==> amber <==
==> flow/design.v (excerpt) <==
module fpu16_top(
    input         aclk,
    input  [15:0] a,
    input  [15:0] b,
    input         a_valid,
    input         b_valid,
    output [15:0] add_result,
    output        add_valid,
    output [15:0] sub_result,
    output        sub_valid,
    output [15:0] mul_result,
    output        mul_valid,
    output [7:0]  cmp_result,
    output        cmp_valid
    );
export LEC_CHECK = 0
export CAP_MARGIN = 40
export CORE_MARGIN = 2
export CORE_UTILIZATION = 19
export GPL_ROUTABILITY_DRIVEN = 0
export MAX_ROUTING_LAYER = met5
export SLEW_MARGIN = 20
create_clock -name core_clock -period 8.12 [get_ports {aclk}]
run.sh (not shown) runs the stock make flow with config.mk's settings and CLKGATE_MAP_FILE=.
==> inputs of raven, as changes to amber <==
==> flow/config.mk (replaced) <==
export PLATFORM = sky130hd
export DESIGN_NAME = fpu16_top
export DESIGN_NICKNAME = fpu16_top
export VERILOG_FILES = /design/flow/design.v
export SDC_FILE = /design/flow/constraint.sdc
export NUM_CORES = 4
export LEC_CHECK = 0
export CAP_MARGIN = 20
export CORE_MARGIN = 2
export CORE_UTILIZATION = 72
export CTS_CLUSTER_SIZE = 45
export PLACE_DENSITY_LB_ADDON = 0.25
export SLEW_MARGIN = 20
==> flow/constraint.sdc (replaced) <==
create_clock -name core_clock -period 7.55 [get_ports {aclk}]
set_input_delay 1.5100 -clock core_clock [delete_from_list [all_inputs] [get_ports {aclk}]]
set_output_delay 1.5100 -clock core_clock [all_outputs]
set_load 0.01 [all_outputs]
==> impl_metrics.csv <==
group,metric,value,unit
worst_setup_path,crit_family,"AND-OR/OR-AND gates",
finish,comb_area_share,40.4,%
finish,inverters_excl_clock,262,
power_and_ir_drop,p_int,9.93,mW
final_timing,setup_tns,0,ns
place,postPlaceCellArea,37700,um2
worst_setup_path,reg2regPathDepth,17,
floorplan,core.rowCount,148,
route,vias_per_cell,4.15,
global_routing,grt_max_degree,42,
run_status,status,"finished clean",
worst_setup_path,crit_path_max_incr_delay,0.42,ns
power_and_ir_drop,ir_drop,0.250,mV
clock_network,worstSkewPairLatency,0.65,ns
floorplan,die_area,168000,um2
-- figures above: amber

==> impl_metrics.csv <==
group,metric,value,unit
clock_network,cts_inserted_buffers,67,
run_status,status,"stopped before the end",
run_status,stop_stage,"5_1_grt",
run_status,stop_error,"[ERROR GRT-0232] Routing congestion too high. Check the congestion heatmap in the GUI.",
floorplan,die_area,45000,um2
place,place_hpwl,68.3,mm
place,postPlaceCellArea,36000,um2
synth,yosys_area,31200,um2
clock_network,h-tree-depth,3,
-- figures above: raven


========
==> inputs of build 94 <==
fpu16_top again, from the RTL that the note above started with.
==> flow/design.v (excerpt) <==
module fpu16_top(
    input         aclk,
    input  [15:0] a,
    input  [15:0] b,
    input         a_valid,
    input         b_valid,
    output [15:0] add_result,
    output        add_valid,
    output [15:0] sub_result,
    output        sub_valid,
    output [15:0] mul_result,
    output        mul_valid,
    output [7:0]  cmp_result,
    output        cmp_valid
    );
export LEC_CHECK = 0
export CAP_MARGIN = 15
export CORE_MARGIN = 2
export CORE_UTILIZATION = 70
export MAX_ROUTING_LAYER = met4
export SETUP_SLACK_MARGIN = 1.64
export SLEW_MARGIN = 20
export TNS_END_PERCENT = 5
create_clock -name core_clock -period 6.44 [get_ports {aclk}]
==> build 2 (differences from build 94) <==
- CORE_ASPECT_RATIO: default -> 0.5
- PLACE_DENSITY: default -> 0.64
- SETUP_SLACK_MARGIN: 1.64 -> 1.17
==> flow/constraint.sdc (replaced) <==
create_clock -name core_clock -period 4.42 [get_ports {aclk}]
set_input_delay 0.8840 -clock core_clock [delete_from_list [all_inputs] [get_ports {aclk}]]
set_output_delay 0.8840 -clock core_clock [all_outputs]
set_load 0.01 [all_outputs]
==> build 86 (differences from build 94) <==
- CAP_MARGIN: 15 -> 20
- CORE_ASPECT_RATIO: default -> 0.52
- CORE_UTILIZATION: 70 -> 40
- GPL_ROUTABILITY_DRIVEN: default -> 1
- HOLD_SLACK_MARGIN: default -> 0.17
- MAX_ROUTING_LAYER: met4 -> default
- SETUP_SLACK_MARGIN: 1.64 -> -0.79
- TNS_END_PERCENT: 5 -> default
==> flow/constraint.sdc (replaced) <==
create_clock -name core_clock -period 8.0 [get_ports {aclk}]
set_input_delay 1.6000 -clock core_clock [delete_from_list [all_inputs] [get_ports {aclk}]]
set_output_delay 1.6000 -clock core_clock [all_outputs]
set_load 0.01 [all_outputs]
==> notes.md <==
Implementation summary

The flow ran to the end, but the layout failed its checks. The violated checks flagged are setup timing. The core region is 0.0441 mm2.

From the final report, the count of setup violators was given as 38. The area after detailed placement is between 0.03 and 0.04 mm2. Per the CTS log, the maximum H-tree level is 3. The final layout reports a setup TNS of -29730 ps. The final worst setup slack is -1690 ps.

The detailed-routing wirelength on met1 is approximately 40 mm. For this block, the routed nets add up to ~120 mm of wire.
That was build 94.
==> notes.md <==
Implementation summary

The run finished, with violations left. The count of endpoints failing setup in the final report is 8. The depth of the CTS H-tree is 2. Failing layout checks were recorded as setup timing. The final worst setup slack is -552 ps.

Per the detailed-route log, wirelength across all metal layers totals 87.4 mm. The detailed-routing wirelength on met1 is slightly below 50 mm.
That was build 86.
==> notes.md <==
Results of an implementation run.

The number of gates resized after cts is roughly 320. The tool reported: "[ERROR GRT-0232] Routing congestion too high. Check the congestion heatmap in the GUI". The area after detailed placement is around 0.036 mm2.

The H-tree was split into 2 levels. The stage where the run ended is global routing. The global-route total usage across every layer is 0.737. The placeable core region is approximately 0.044 mm2. For this run the aggregate overflow at the end of global routing stands at about 67. The run stopped with a tool error.

Synthesis produced about 3300 cells.
That was build 2.

========
==> job 1126: inputs <==
Starting RTL as in the previous note.
Design fpu16_top, start of the top module:
module fpu16_top(
    input         aclk,
    input  [15:0] a,
    input  [15:0] b,
    input         a_valid,
    input         b_valid,
    output [15:0] add_result,
    output        add_valid,
    output [15:0] sub_result,
    output        sub_valid,
    output [15:0] mul_result,
    output        mul_valid,
    output [7:0]  cmp_result,
    output        cmp_valid
    );
==> flow/config.mk <==
export PLATFORM = sky130hd
export DESIGN_NAME = fpu16_top
export DESIGN_NICKNAME = fpu16_top
export VERILOG_FILES = /design/flow/design.v
export SDC_FILE = /design/flow/constraint.sdc
export NUM_CORES = 4
export LEC_CHECK = 0
export ABC_AREA = 1
export CAP_MARGIN = 20
export CORE_ASPECT_RATIO = 0.5
export CORE_MARGIN = 2
export CORE_UTILIZATION = 72
export CTS_CLUSTER_DIAMETER = 386
export CTS_CLUSTER_SIZE = 100
export PLACE_DENSITY = 0.41
export SETUP_SLACK_MARGIN = 1.37
export SLEW_MARGIN = 20
export TNS_END_PERCENT = 10
==> flow/constraint.sdc <==
create_clock -name core_clock -period 4.59 [get_ports {aclk}]
set_input_delay 0.9180 -clock core_clock [delete_from_list [all_inputs] [get_ports {aclk}]]
set_output_delay 0.9180 -clock core_clock [all_outputs]
set_load 0.01 [all_outputs]
==> inputs of job 9895, as changes to job 1126 <==
==> flow/config.mk (replaced) <==
export PLATFORM = sky130hd
export DESIGN_NAME = fpu16_top
export DESIGN_NICKNAME = fpu16_top
export VERILOG_FILES = /design/flow/design.v
export SDC_FILE = /design/flow/constraint.sdc
export NUM_CORES = 4
export LEC_CHECK = 0
export CAP_MARGIN = 20
export CORE_MARGIN = 2
export CORE_UTILIZATION = 70
export SETUP_SLACK_MARGIN = -0.48
export SLEW_MARGIN = 20
==> flow/constraint.sdc (replaced) <==
create_clock -name core_clock -period 7.04 [get_ports {aclk}]
set_input_delay 1.4080 -clock core_clock [delete_from_list [all_inputs] [get_ports {aclk}]]
set_output_delay 1.4080 -clock core_clock [all_outputs]
set_load 0.01 [all_outputs]
==> inputs of job 4256, as changes to job 1126 <==
==> flow/config.mk (replaced) <==
export PLATFORM = sky130hd
export DESIGN_NAME = fpu16_top
export DESIGN_NICKNAME = fpu16_top
export VERILOG_FILES = /design/flow/design.v
export SDC_FILE = /design/flow/constraint.sdc
export NUM_CORES = 4
export LEC_CHECK = 0
export CAP_MARGIN = 20
export CORE_MARGIN = 2
export CORE_UTILIZATION = 40
export SLEW_MARGIN = 20
==> flow/constraint.sdc (replaced) <==
create_clock -name core_clock -period 8.0 [get_ports {aclk}]
set_input_delay 1.6000 -clock core_clock [delete_from_list [all_inputs] [get_ports {aclk}]]
set_output_delay 1.6000 -clock core_clock [all_outputs]
set_load 0.01 [all_outputs]
==> comparison table <==
item	job 1126	job 9895	job 4256
Status	stopped before the end	complete, but fails checks	finished clean
Failing step	global routing	-	-
Violated checks	-	negative setup slack	-
Hold Path Stages	-	0	0
Mapped cell area	30,800 um2	31,200 um2	31,200 um2
Registers	-	703	703
Switching part of the total	-	0.418	0.361
Max-slew headroom	-	0.168	0.250
Buffers inserted during post-CTS setup optimization	75	22	12
Power Sequential	-	6410 uW	5380 uW
CTS-repair resized insts	388	65	50
Setup slack of the critical path after layout	-	-0.892 ns	0.144 ns
Height of the chip	150 um	215 um	283 um
Setup crit end	-	u_mul.mul_m_raw_2[20]	u_mul.mul_m_raw_2[21]
Standby leakage power	-	0.0175 uW	0.0178 uW
Pre-CTS worst setup slack	-3.61 ns	-1.76 ns	-1.05 ns
Highest routed layer	-	met5	met5
MI comb cells	-	2,170	2,170

========
==> v33: inputs <==
fpu16_top again, from the RTL that the note above started with.
==> flow/config.mk <==
export PLATFORM = sky130hd
export DESIGN_NAME = fpu16_top
export DESIGN_NICKNAME = fpu16_top
export VERILOG_FILES = /design/flow/design.v
export SDC_FILE = /design/flow/constraint.sdc
export NUM_CORES = 4
export LEC_CHECK = 0
export ABC_AREA = 1
export CAP_MARGIN = 15
export CELL_PAD_IN_SITES_GLOBAL_PLACEMENT = 3
export CORE_ASPECT_RATIO = 0.51
export CORE_MARGIN = 2
export CORE_UTILIZATION = 26
export CTS_CLUSTER_SIZE = 11
export GPL_ROUTABILITY_DRIVEN = 1
export HOLD_SLACK_MARGIN = 0.17
export MIN_ROUTING_LAYER = met2
export PLACE_DENSITY_LB_ADDON = 0.16
export SETUP_SLACK_MARGIN = -0.79
export SLEW_MARGIN = 20
==> flow/constraint.sdc <==
create_clock -name core_clock -period 8.0 [get_ports {aclk}]
set_input_delay 1.6000 -clock core_clock [delete_from_list [all_inputs] [get_ports {aclk}]]
set_output_delay 1.6000 -clock core_clock [all_outputs]
set_load 0.01 [all_outputs]
==> v5: changes against v33 <==
ABC_AREA = not set   (was 1)
CAP_MARGIN = 20   (was 15)
CELL_PAD_IN_SITES_DETAIL_PLACEMENT = 2   (was not set)
CELL_PAD_IN_SITES_GLOBAL_PLACEMENT = 1   (was 3)
CORE_ASPECT_RATIO = not set   (was 0.51)
CORE_UTILIZATION = 24   (was 26)
CTS_CLUSTER_DIAMETER = 249   (was not set)
CTS_CLUSTER_SIZE = not set   (was 11)
GPL_ROUTABILITY_DRIVEN = not set   (was 1)
HOLD_SLACK_MARGIN = not set   (was 0.17)
MAX_ROUTING_LAYER = met4   (was not set)
MIN_ROUTING_LAYER = not set   (was met2)
PLACE_DENSITY_LB_ADDON = not set   (was 0.16)
SETUP_SLACK_MARGIN = not set   (was -0.79)
==> notes.md <==
run results: status finished with violations, Fail Reasons setup timing, Final setup violation count 8, drt total wl around 120,000 um, Met2 Wirelength 42,700 um, worst setup margin -449 ps
# the run above: v33

==> notes.md <==
run results: status finished with violations, Met2 Wirelength 58,200 um, drt total wl 115,000 um, Fail Reasons setup timing, Final setup violation count 2, worst setup margin -87.5 ps
# the run above: v5

Power figures rest on the tool's default switching activity, not on a simulated workload.
